Design AudDSP, start of the top module:
module AudDSP (
    input i_rst_n,
    input i_clk,
    input i_start,  
    input i_pause,  
    input [2:0] i_speed,
    input i_is_slow,
    input i_slow_mode,
    input i_daclrck,                
    input signed [15:0] i_sram_data,
    input [19:0] i_sram_stop_addr,  
    output signed [15:0] o_dac_data,
    output o_en,                    
    output o_is_pause,
    output [19:0] o_sram_addr
);
    localparam S_IDLE = 0;
    localparam S_PAUSE = 1;
    localparam S_PLAY = 2;
    localparam S_EMPTY = 3;
    reg [2:0] state_r, state_w;
    reg is_pause_r, is_pause_w;
    reg is_slow_r, is_slow_w;
    reg slow_mode_r, slow_mode_w;
    reg [2:0] speed_r, speed_w;
    reg [3:0] slow_counter_r, slow_counter_w;
    reg [1:0] get_data_counter_r, get_data_counter_w;
    reg [19:0] addr_r, addr_w;
    reg signed [15:0] sram_data_r, sram_data_w, sram_data_next_r, sram_data_next_w;
    reg [15:0] o_data_r, o_data_w;
    assign o_en = !i_daclrck;
    assign o_dac_data = o_data_r;
    assign o_sram_addr = addr_r;
    assign o_is_pause = is_pause_r;
    always @(*) begin
        state_w = state_r;
        case(state_r)
            S_IDLE: begin
                if(i_start)         state_w = S_PAUSE;
                else                state_w = S_IDLE;
            end
            S_PAUSE: begin
                if(!is_pause_r)     state_w = S_PLAY;
                else                state_w = S_PAUSE;
            end
            S_PLAY: begin
                if(is_pause_r)      state_w = S_PAUSE;
                else begin
                    if(!i_daclrck)  state_w = S_EMPTY;
                    else            state_w = S_PLAY;
                end
            end
            S_EMPTY: begin
                if(is_pause_r)      state_w = S_PAUSE;
                else begin
                    if(!i_daclrck)  state_w = S_EMPTY;
                    else            state_w = S_PLAY;
                end
            end
        endcase
    end
    always @(*) begin
        slow_counter_w = slow_counter_r;
        case(state_r)
            S_IDLE:     slow_counter_w = 0;
  ...
Settings: LEC_CHECK=0, CAP_MARGIN=15, CELL_PAD_IN_SITES_DETAIL_PLACEMENT=2, CELL_PAD_IN_SITES_GLOBAL_PLACEMENT=0, CORE_MARGIN=2, CORE_UTILIZATION=42, CTS_CLUSTER_DIAMETER=62, CTS_CLUSTER_SIZE=53, GPL_ROUTABILITY_DRIVEN=0, GPL_TIMING_DRIVEN=0, MAX_ROUTING_LAYER=met5, PLACE_DENSITY_LB_ADDON=0.13, SETUP_SLACK_MARGIN=0.15, SLEW_MARGIN=20; clock period 150.0 ns.
run.sh (not shown) runs the stock make flow with config.mk's settings and CLKGATE_MAP_FILE=.
The baseline failed in 5_1_grt with ODB-0269.
Then changed:
Settings changed: CAP_MARGIN 15 to 0, CELL_PAD_IN_SITES_DETAIL_PLACEMENT 2 to not set, CELL_PAD_IN_SITES_GLOBAL_PLACEMENT 0 to not set, CORE_ASPECT_RATIO set to 0.5, CORE_UTILIZATION 42 to 46, CTS_CLUSTER_DIAMETER 62 to not set, CTS_CLUSTER_SIZE 53 to not set, GPL_ROUTABILITY_DRIVEN 0 to not set, GPL_TIMING_DRIVEN 0 to not set, MAX_ROUTING_LAYER met5 to not set, PLACE_DENSITY_LB_ADDON 0.13 to not set, SETUP_SLACK_MARGIN 0.15 to not set.
Clock period 150.0 ns to 100.0 ns, I/O delays scaled along.
The changed run completed without violations.
Synthesized area stays the same.
Die size came out lower by a little under a tenth.
Synthesized cell count does not change.
Then changed:
Settings changed: CAP_MARGIN 0 to 20, CELL_PAD_IN_SITES_GLOBAL_PLACEMENT set to 1, CORE_UTILIZATION 46 to 23, CTS_CLUSTER_DIAMETER set to 99, CTS_CLUSTER_SIZE set to 15, HOLD_SLACK_MARGIN set to 0.25, PLACE_DENSITY set to 0.89, SLEW_MARGIN 20 to 5, TNS_END_PERCENT set to 15.
What happened:
- The changed run completed with no timing, DRC or antenna violations
- routed wire length falls by 8.2%
- utilization falls by 24 points
- setup slack improved by 2100 ps
- die size rises by 98%
- clock-buffer cell count falls by 2
- synthesized area is unchanged
- design area rises by 3.4%
- sequential share of layout area falls by 0.23 points
- register-to-register slack improved by 2100 ps
- worst hold slack improved by 6.2 ps
Then changed:
Settings changed: CELL_PAD_IN_SITES_GLOBAL_PLACEMENT 1 to not set, CTS_CLUSTER_DIAMETER 99 to not set, CTS_CLUSTER_SIZE 15 to not set, HOLD_SLACK_MARGIN 0.25 to not set, PLACE_DENSITY 0.89 to not set, TNS_END_PERCENT 15 to not set.
Die size stays the same; setup slack is worse by 1300 ps; cell area stays flat; hold slack is about the same; clock-buffer cell count stays the same.
Then changed:
Settings changed: CAP_MARGIN 20 to 30, CORE_ASPECT_RATIO 0.5 to not set, CORE_UTILIZATION 23 to 68, CTS_CLUSTER_DIAMETER set to 43, PLACE_DENSITY set to 0.59, SLEW_MARGIN 5 to 20.
Effect: The new run went through all stages and came out clean. Core utilization climbs by 47 points. Global-route usage climbs by 31 points. Non-clock buffer count climbs by 3. Count of clock-buffer cells in the layout is unchanged. Synthesized area is unchanged. Maximum frequency drops by 0.99%. Sequential cell count does not change. Setup slack loses 860 ps. Die size drops by 66%.
Then changed:
Settings changed: CAP_MARGIN 30 to 20, CORE_ASPECT_RATIO set to 0.5, CORE_UTILIZATION 68 to 40, CTS_CLUSTER_DIAMETER 43 to 268, CTS_CLUSTER_SIZE set to 98, GPL_TIMING_DRIVEN set to 0, PLACE_DENSITY 0.59 to not set, PLACE_DENSITY_LB_ADDON set to 0.08, TNS_END_PERCENT set to 25.
=> The new run completed without violations. Die size is higher by 69%. Routed wire length fell by 1.6%. Global-route usage falls by 19 points. Final cell count goes up by 12%. Via count is lower by 6.6%. Worst setup slack degrades by 5400 ps. Fmax went down by 5.9%.


## run 1
Starting RTL as in the previous note.
==> flow/design.v (excerpt) <==
module AudDSP (
    input i_rst_n,
    input i_clk,
    input i_start,  
    input i_pause,  
    input [2:0] i_speed,
    input i_is_slow,
    input i_slow_mode,
    input i_daclrck,                
    input signed [15:0] i_sram_data,
    input [19:0] i_sram_stop_addr,  
    output signed [15:0] o_dac_data,
    output o_en,                    
    output o_is_pause,
    output [19:0] o_sram_addr
);
    localparam S_IDLE = 0;
    localparam S_PAUSE = 1;
    localparam S_PLAY = 2;
    localparam S_EMPTY = 3;
    reg [2:0] state_r, state_w;
    reg is_pause_r, is_pause_w;
    reg is_slow_r, is_slow_w;
    reg slow_mode_r, slow_mode_w;
    reg [2:0] speed_r, speed_w;
    reg [3:0] slow_counter_r, slow_counter_w;
    reg [1:0] get_data_counter_r, get_data_counter_w;
    reg [19:0] addr_r, addr_w;
    reg signed [15:0] sram_data_r, sram_data_w, sram_data_next_r, sram_data_next_w;
    reg [15:0] o_data_r, o_data_w;
    assign o_en = !i_daclrck;
  ...
clock: 45.6 ns
lec_check: 0
abc_area: 1
cap_margin: 20
core_margin: 2
core_utilization: 70
cts_cluster_diameter: 221
hold_slack_margin: -0.09
slew_margin: 20
The layout from run 1, despite a flow that completed every stage, fails the layout checks, with the failing checks listed as setup timing.
--- input diff run 1..run 2 ---
# run 1
export LEC_CHECK = 0
export ABC_AREA = 1
export CAP_MARGIN = 20
export CORE_MARGIN = 2
export CORE_UTILIZATION = 70
export CTS_CLUSTER_DIAMETER = 221
export HOLD_SLACK_MARGIN = -0.09
export SLEW_MARGIN = 20
create_clock -name core_clock -period 45.6 [get_ports {i_clk}]
# run 2
export LEC_CHECK = 0
export ABC_AREA = 1
export CAP_MARGIN = 20
export CORE_MARGIN = 2
export CORE_UTILIZATION = 52
export SLEW_MARGIN = 20
create_clock -name core_clock -period 67.0 [get_ports {i_clk}]
## What came out
- Run 2 ran to completion and came out clean on the timing, design-rule and antenna checks.
- Worst-margin pin slew, run 2 and run 1: higher on run 1
- As far as chip area from the yosys synthesis statistics goes, run 2 and run 1 are indistinguishable; the numbers are identical.
- Of the two values seen for end of the critical path, o_data_r[15] was produced by run 2 and o_data_r[14] by run 1.
- Looking at number of setup buffers added after CTS, run 2 sits 37 lower than run 1 does.
- NOTE total wire length after detailed routing run 1->run 2 decreased by more than 10%
- Re inverter count of the layout excluding clock inverters: no difference whatsoever between run 1 and run 2.
[inputs] run 3 vs run 2
# run 2
export LEC_CHECK = 0
export ABC_AREA = 1
export CAP_MARGIN = 20
export CORE_MARGIN = 2
export CORE_UTILIZATION = 52
export SLEW_MARGIN = 20
create_clock -name core_clock -period 67.0 [get_ports {i_clk}]
# run 3
export LEC_CHECK = 0
export ABC_AREA = 1
export CAP_MARGIN = 20
export CORE_MARGIN = 2
export CORE_UTILIZATION = 70
export CTS_CLUSTER_DIAMETER = 228
export HOLD_SLACK_MARGIN = -0.09
export SLEW_MARGIN = 20
create_clock -name core_clock -period 45.6 [get_ports {i_clk}]
==> comparison <==
- Run 3: flow complete, layout not clean; failing: setup timing
- Per the comparison of run 3 with run 2, post-layout net count +about 7%; placed cell count ~0 delta; synthesized-area fraction occupied by xor and xnor cells ~0 delta.
- Chip area, run 3 vs run 2: down by more than a quarter
- [run 3 vs run 2] maximum cell stage delay along the critical path: higher in run 3
- Least setup slack across all paths after layout delta for run 3 relative to run 2: 8600 ps lower
- Worst hold slack after final layout delta (run 2 -> run 3): insignificant
- Run 3 vs. run 2: cell depth of the worst hold path went up by 1.


## before
Starting RTL as in the previous note.
Settings: LEC_CHECK=0, CAP_MARGIN=0, CELL_PAD_IN_SITES_GLOBAL_PLACEMENT=1, CORE_MARGIN=2, CORE_UTILIZATION=38, CTS_CLUSTER_DIAMETER=351, CTS_CLUSTER_SIZE=18, GPL_ROUTABILITY_DRIVEN=0, GPL_TIMING_DRIVEN=0, SETUP_SLACK_MARGIN=0.15, SLEW_MARGIN=20; clock period 129.0 ns.
### before -> after
- CORE_UTILIZATION: 38 -> 69
- CTS_CLUSTER_SIZE: 18 -> 31
- GPL_ROUTABILITY_DRIVEN: 0 -> unset
- PLACE_DENSITY: unset -> 0.45
- CELL_PAD_IN_SITES_GLOBAL_PLACEMENT: 1 -> unset
- SETUP_SLACK_MARGIN: 0.15 -> -0.16
## What came out
after: done, clean on timing, DRC and antenna. For overall die height, dividing the value from before by the value from after gives 1.3. The register-to-register slack of after was superior to that of before. Diff before -> after: fmax went up; layout inverter count without the clock tree did not really move; iteration tally of the first detailed-router pass went up; layout overhead on the synthesized area went down; global-route usage went up. Routed wire length ended up about 0.6% higher on after than on before.


## north
Starting RTL as in the previous note.
==> flow/config.mk <==
export PLATFORM = sky130hd
export DESIGN_NAME = AudDSP
export DESIGN_NICKNAME = AudDSP
export VERILOG_FILES = /design/flow/design.v
export SDC_FILE = /design/flow/constraint.sdc
export NUM_CORES = 4
export LEC_CHECK = 0
export ABC_AREA = 1
export CAP_MARGIN = 20
export CORE_MARGIN = 2
export CORE_UTILIZATION = 71
export CTS_CLUSTER_DIAMETER = 298
export MAX_ROUTING_LAYER = met4
export PLACE_DENSITY = 0.66
export SETUP_SLACK_MARGIN = 5.0
export SLEW_MARGIN = 20
export TNS_END_PERCENT = 40
==> flow/constraint.sdc <==
create_clock -name core_clock -period 49.1 [get_ports {i_clk}]
set_input_delay 9.8200 -clock core_clock [delete_from_list [all_inputs] [get_ports {i_clk}]]
set_output_delay 9.8200 -clock core_clock [all_outputs]
set_load 0.01 [all_outputs]
north: it failed during 5_1_grt, and the tool reported GRT-0232.
Edits applied to the flow inputs when going from north to south:
diff --git a/flow/config.mk b/flow/config.mk
--- a/flow/config.mk
+++ b/flow/config.mk
@@ -10,8 +10,5 @@
 export CORE_MARGIN = 2
-export CORE_UTILIZATION = 71
-export CTS_CLUSTER_DIAMETER = 298
-export MAX_ROUTING_LAYER = met4
-export PLACE_DENSITY = 0.66
-export SETUP_SLACK_MARGIN = 5.0
+export CORE_UTILIZATION = 52
+export CTS_CLUSTER_SIZE = 97
 export SLEW_MARGIN = 20
-export TNS_END_PERCENT = 40
+export TNS_END_PERCENT = 20
==> flow/constraint.sdc <==
create_clock -name core_clock -period 53.8 [get_ports {i_clk}]
set_input_delay 10.7600 -clock core_clock [delete_from_list [all_inputs] [get_ports {i_clk}]]
set_output_delay 10.7600 -clock core_clock [all_outputs]
set_load 0.01 [all_outputs]
- Against north, south comes in 255 lower on number of setup buffers added after CTS.
- Starting density of the core in south is 19 points below north.
- south vs north: y dimension of the die up
- Looking at final HPWL from detailed placement across south and north, the one that comes out lower is north.
- south completed every stage of the flow, and the final layout passed the timing, design-rule and antenna checks.
- Compared with north, in south setup slack after placement picked up an extra 18 ps, mux cell area share after synthesis neither gained nor lost much, post-cts resize count lost 172, core area picked up an extra about 36%, total die size picked up an extra 0.017 mm^2.
Changes in east relative to south:
diff --git a/flow/config.mk b/flow/config.mk
--- a/flow/config.mk
+++ b/flow/config.mk
@@ -10,5 +10,3 @@
 export CORE_MARGIN = 2
-export CORE_UTILIZATION = 52
-export CTS_CLUSTER_SIZE = 97
+export CORE_UTILIZATION = 42
 export SLEW_MARGIN = 20
-export TNS_END_PERCENT = 20
Notes after the runs:
east: global-route usage lower than south
Against south, east comes in 10 lower on critical path depth.
Against south, east comes in 82 ps lower on setup slack.
Critical-path cell with the highest stage delay = sky130_fd_sc_hd__o21ai_0: east; critical-path cell with the highest stage delay = sky130_fd_sc_hd__dfrtp_4: south
south reports its worst setup path endpoint as o_data_r[14] while east reports o_data_r[15].
Input changes introduced in west (baseline for comparison: east):
diff --git a/flow/config.mk b/flow/config.mk
--- a/flow/config.mk
+++ b/flow/config.mk
@@ -7,6 +7,5 @@
 export LEC_CHECK = 0
-export ABC_AREA = 1
 export CAP_MARGIN = 20
 export CORE_MARGIN = 2
-export CORE_UTILIZATION = 42
+export CORE_UTILIZATION = 45
 export SLEW_MARGIN = 20
==> flow/constraint.sdc <==
create_clock -name core_clock -period 48.7 [get_ports {i_clk}]
set_input_delay 9.7400 -clock core_clock [delete_from_list [all_inputs] [get_ports {i_clk}]]
set_output_delay 9.7400 -clock core_clock [all_outputs]
set_load 0.01 [all_outputs]
Notes after the runs:
In west the implementation ran to completion but is not tape-out ready, as the final checks report setup timing.
Post-route met1 wirelength grows by a few percent when moving from east to west.
Diff east -> west | post-synthesis adder-cell area fraction | increase of 2.2 points
west gives more area fraction in mux cells than east did.
Layout filler cell count (west over east): decrease, 48%
Of the two values seen for cell at the slowest stage of the critical path, sky130_fd_sc_hd__or4b_4 was produced by west and sky130_fd_sc_hd__o21ai_0 by east.


The RTL this note starts from:
==> flow/design.v <==
module AudDSP (
    input i_rst_n,
    input i_clk,
    input i_start,  
    input i_pause,  
    input [2:0] i_speed,
    input i_is_slow,
    input i_slow_mode,
    input i_daclrck,                
    input signed [15:0] i_sram_data,
    input [19:0] i_sram_stop_addr,  
    output signed [15:0] o_dac_data,
    output o_en,                    
    output o_is_pause,
    output [19:0] o_sram_addr
);
    localparam S_IDLE = 0;
    localparam S_PAUSE = 1;
    localparam S_PLAY = 2;
    localparam S_EMPTY = 3;
    reg [2:0] state_r, state_w;
    reg is_pause_r, is_pause_w;
    reg is_slow_r, is_slow_w;
    reg slow_mode_r, slow_mode_w;
    reg [2:0] speed_r, speed_w;
    reg [3:0] slow_counter_r, slow_counter_w;
    reg [1:0] get_data_counter_r, get_data_counter_w;
    reg [19:0] addr_r, addr_w;
    reg signed [15:0] sram_data_r, sram_data_w, sram_data_next_r, sram_data_next_w;
    reg [15:0] o_data_r, o_data_w;
    assign o_en = !i_daclrck;
    assign o_dac_data = o_data_r;
    assign o_sram_addr = addr_r;
    assign o_is_pause = is_pause_r;
    always @(*) begin
        state_w = state_r;
        case(state_r)
            S_IDLE: begin
                if(i_start)         state_w = S_PAUSE;
                else                state_w = S_IDLE;
            end
            S_PAUSE: begin
                if(!is_pause_r)     state_w = S_PLAY;
                else                state_w = S_PAUSE;
            end
            S_PLAY: begin
                if(is_pause_r)      state_w = S_PAUSE;
                else begin
                    if(!i_daclrck)  state_w = S_EMPTY;
                    else            state_w = S_PLAY;
                end
            end
            S_EMPTY: begin
                if(is_pause_r)      state_w = S_PAUSE;
                else begin
                    if(!i_daclrck)  state_w = S_EMPTY;
                    else            state_w = S_PLAY;
                end
            end
        endcase
    end
    always @(*) begin
        slow_counter_w = slow_counter_r;
        case(state_r)
            S_IDLE:     slow_counter_w = 0;
            S_PAUSE:    slow_counter_w = 0;
            S_PLAY: begin
                if(is_slow_r && !is_pause_r && i_daclrck) begin
                    if(slow_counter_r == speed_r)   slow_counter_w = 0;
                    else                            slow_counter_w = slow_counter_r + 1;
                end
            end
        endcase
    end
    always @(*) begin
        get_data_counter_w = get_data_counter_r;
        case(state_r)
            S_IDLE:     get_data_counter_w = 0;
            S_PAUSE:    get_data_counter_w = 0;
            S_PLAY: begin
                if(get_data_counter_r < 3)  get_data_counter_w = get_data_counter_r + 1;
            end
            S_EMPTY:    get_data_counter_w = 0;
        endcase
    end
    always @(*) begin
        is_pause_w = is_pause_r;
        case(state_r)
            S_IDLE:                 is_pause_w = 1;
            S_PAUSE: if(i_pause)    is_pause_w = 0;
            S_PLAY:  if(i_pause)    is_pause_w = 1;
            S_EMPTY: if(i_pause)    is_pause_w = 1;
        endcase
    end
    always @(*) begin
        is_slow_w = is_slow_r;
        slow_mode_w = slow_mode_r;
        speed_w = speed_r;
        case(state_r)
            S_IDLE: begin
                is_slow_w = 0;
                slow_mode_w = 0;
                speed_w = 0;
            end
            S_PAUSE: begin
                is_slow_w = i_is_slow;
                slow_mode_w = i_slow_mode;
                speed_w = i_speed;
            end
            S_PLAY: begin
                is_slow_w = is_slow_r;
                slow_mode_w = slow_mode_r;
                speed_w = speed_r;
            end
            S_EMPTY: begin
                is_slow_w = i_is_slow;
                slow_mode_w = i_slow_mode;
                speed_w = i_speed;
            end
        endcase
    end
    reg [20:0] temp_addr;      
    always @(*) begin
        addr_w = addr_r;
        temp_addr = addr_r;
        case(state_r)
            S_IDLE:     temp_addr = 0;
            S_PLAY: begin
                if(get_data_counter_r == 0) begin
                    if(is_slow_r) begin
                        if(slow_counter_r == 0)     temp_addr = addr_r + 1;
                    end
                    else                            temp_addr = addr_r + speed_r + 1;
                end
            end
        endcase
        if(temp_addr > i_sram_stop_addr)    addr_w = 0;
        else                                addr_w = temp_addr;
    end
    always @(*) begin
        sram_data_w = sram_data_r;
        sram_data_next_w = sram_data_next_r;
        case(state_r)
            S_IDLE: begin
                sram_data_w = 0;
                sram_data_next_w = 0;
            end
            S_PAUSE: begin
                sram_data_next_w = i_sram_data;
            end
            S_PLAY: begin
                if(get_data_counter_r == 2) begin
                    if(is_slow_r)begin           
                        if(slow_counter_r == 0) begin
                            sram_data_w = sram_data_next_r;
                            sram_data_next_w = i_sram_data;
                        end
                    end
                    else begin                   
                        sram_data_w = sram_data_next_r;
                        sram_data_next_w = i_sram_data;
                    end
                end
            end
        endcase
    end
    reg signed [16:0] diff;
    reg signed [20:0] diff_counter_prod;
    reg signed [20:0] diff_counter_prod_div_speed;
    always @(*) begin
        o_data_w = o_data_r;
        diff = 0;
        diff_counter_prod = 0;
        diff_counter_prod_div_speed = 0;
        case(state_r)
            S_IDLE: o_data_w = 0;
            S_PLAY: begin
                if(get_data_counter_r == 3) begin
                    if(is_slow_r) begin
                        if(slow_mode_r) begin
                            diff = $signed(sram_data_next_r) - $signed(sram_data_r);
                            diff_counter_prod = $signed(diff) * $signed({1'b0, slow_counter_r});
                            diff_counter_prod_div_speed = $signed($signed(diff_counter_prod) / $signed({1'b0, speed_r + 1}));
                            o_data_w = $signed($signed(sram_data_r) + $signed(diff_counter_prod_div_speed));
                        end
                        else o_data_w = sram_data_r;
                    end
                    else o_data_w = sram_data_r;
                end
            end
        endcase
    end
    always_ff @(posedge i_clk or negedge i_rst_n) begin
        if(!i_rst_n) begin
            state_r <= S_IDLE;
            is_pause_r <= 1;
            addr_r <= 0;
            speed_r <= 0;
            o_data_r <= 0;
            is_slow_r <= 0;
            slow_mode_r <= 0;
            sram_data_r <= 0;
            slow_counter_r <= 0;
            sram_data_next_r <= 0;
            get_data_counter_r <= 0;
        end
        else begin
            state_r <= state_w;
            is_pause_r <= is_pause_w;
            addr_r <= addr_w;
            speed_r <= i_speed;
            o_data_r <= o_data_w;
            is_slow_r <= i_is_slow;
            slow_mode_r <= i_slow_mode;
            sram_data_r <= sram_data_w;
            slow_counter_r <= slow_counter_w;
            sram_data_next_r <= sram_data_next_w;
            get_data_counter_r <= get_data_counter_w;
        end
    end
endmodule
clock: 129.0 ns
lec_check: 0
cap_margin: 0
core_aspect_ratio: 0.5
core_margin: 2
core_utilization: 61
cts_cluster_diameter: 351
cts_cluster_size: 98
gpl_timing_driven: 1
place_density: 0.45
setup_slack_margin: -0.16
slew_margin: 20
==> next run, changes <==
--- a/flow/config.mk
+++ b/flow/config.mk
@@ -9 +8,0 @@
-export CORE_ASPECT_RATIO = 0.5
@@ -11 +10 @@
-export CORE_UTILIZATION = 61
+export CORE_UTILIZATION = 68
@@ -13 +12 @@
-export CTS_CLUSTER_SIZE = 98
+export CTS_CLUSTER_SIZE = 37
==> flow/constraint.sdc (replaced) <==
create_clock -name core_clock -period 72.2 [get_ports {i_clk}]
set_input_delay 14.4400 -clock core_clock [delete_from_list [all_inputs] [get_ports {i_clk}]]
set_output_delay 14.4400 -clock core_clock [all_outputs]
set_load 0.01 [all_outputs]
Effect: Wire length went up by 2.1%; setup slack gets worse by 39 ns; design area went up by 6.3%; global-route usage went up by 4.9 points; sequential share of layout area went down by 0.41 points.
==> next run, changes <==
--- a/flow/config.mk
+++ b/flow/config.mk
@@ -10 +10 @@
-export CORE_UTILIZATION = 68
+export CORE_UTILIZATION = 43
@@ -12,2 +12,2 @@
-export CTS_CLUSTER_SIZE = 37
-export GPL_TIMING_DRIVEN = 1
+export CTS_CLUSTER_SIZE = 98
+export GPL_TIMING_DRIVEN = 0
==> flow/constraint.sdc (replaced) <==
create_clock -name core_clock -period 129.0 [get_ports {i_clk}]
set_input_delay 25.8000 -clock core_clock [delete_from_list [all_inputs] [get_ports {i_clk}]]
set_output_delay 25.8000 -clock core_clock [all_outputs]
set_load 0.01 [all_outputs]
Worst hold slack is worse by 0.028 ns.
Count of clock-buffer cells in the layout rises by 1.
Final cell count rises by a few percent.
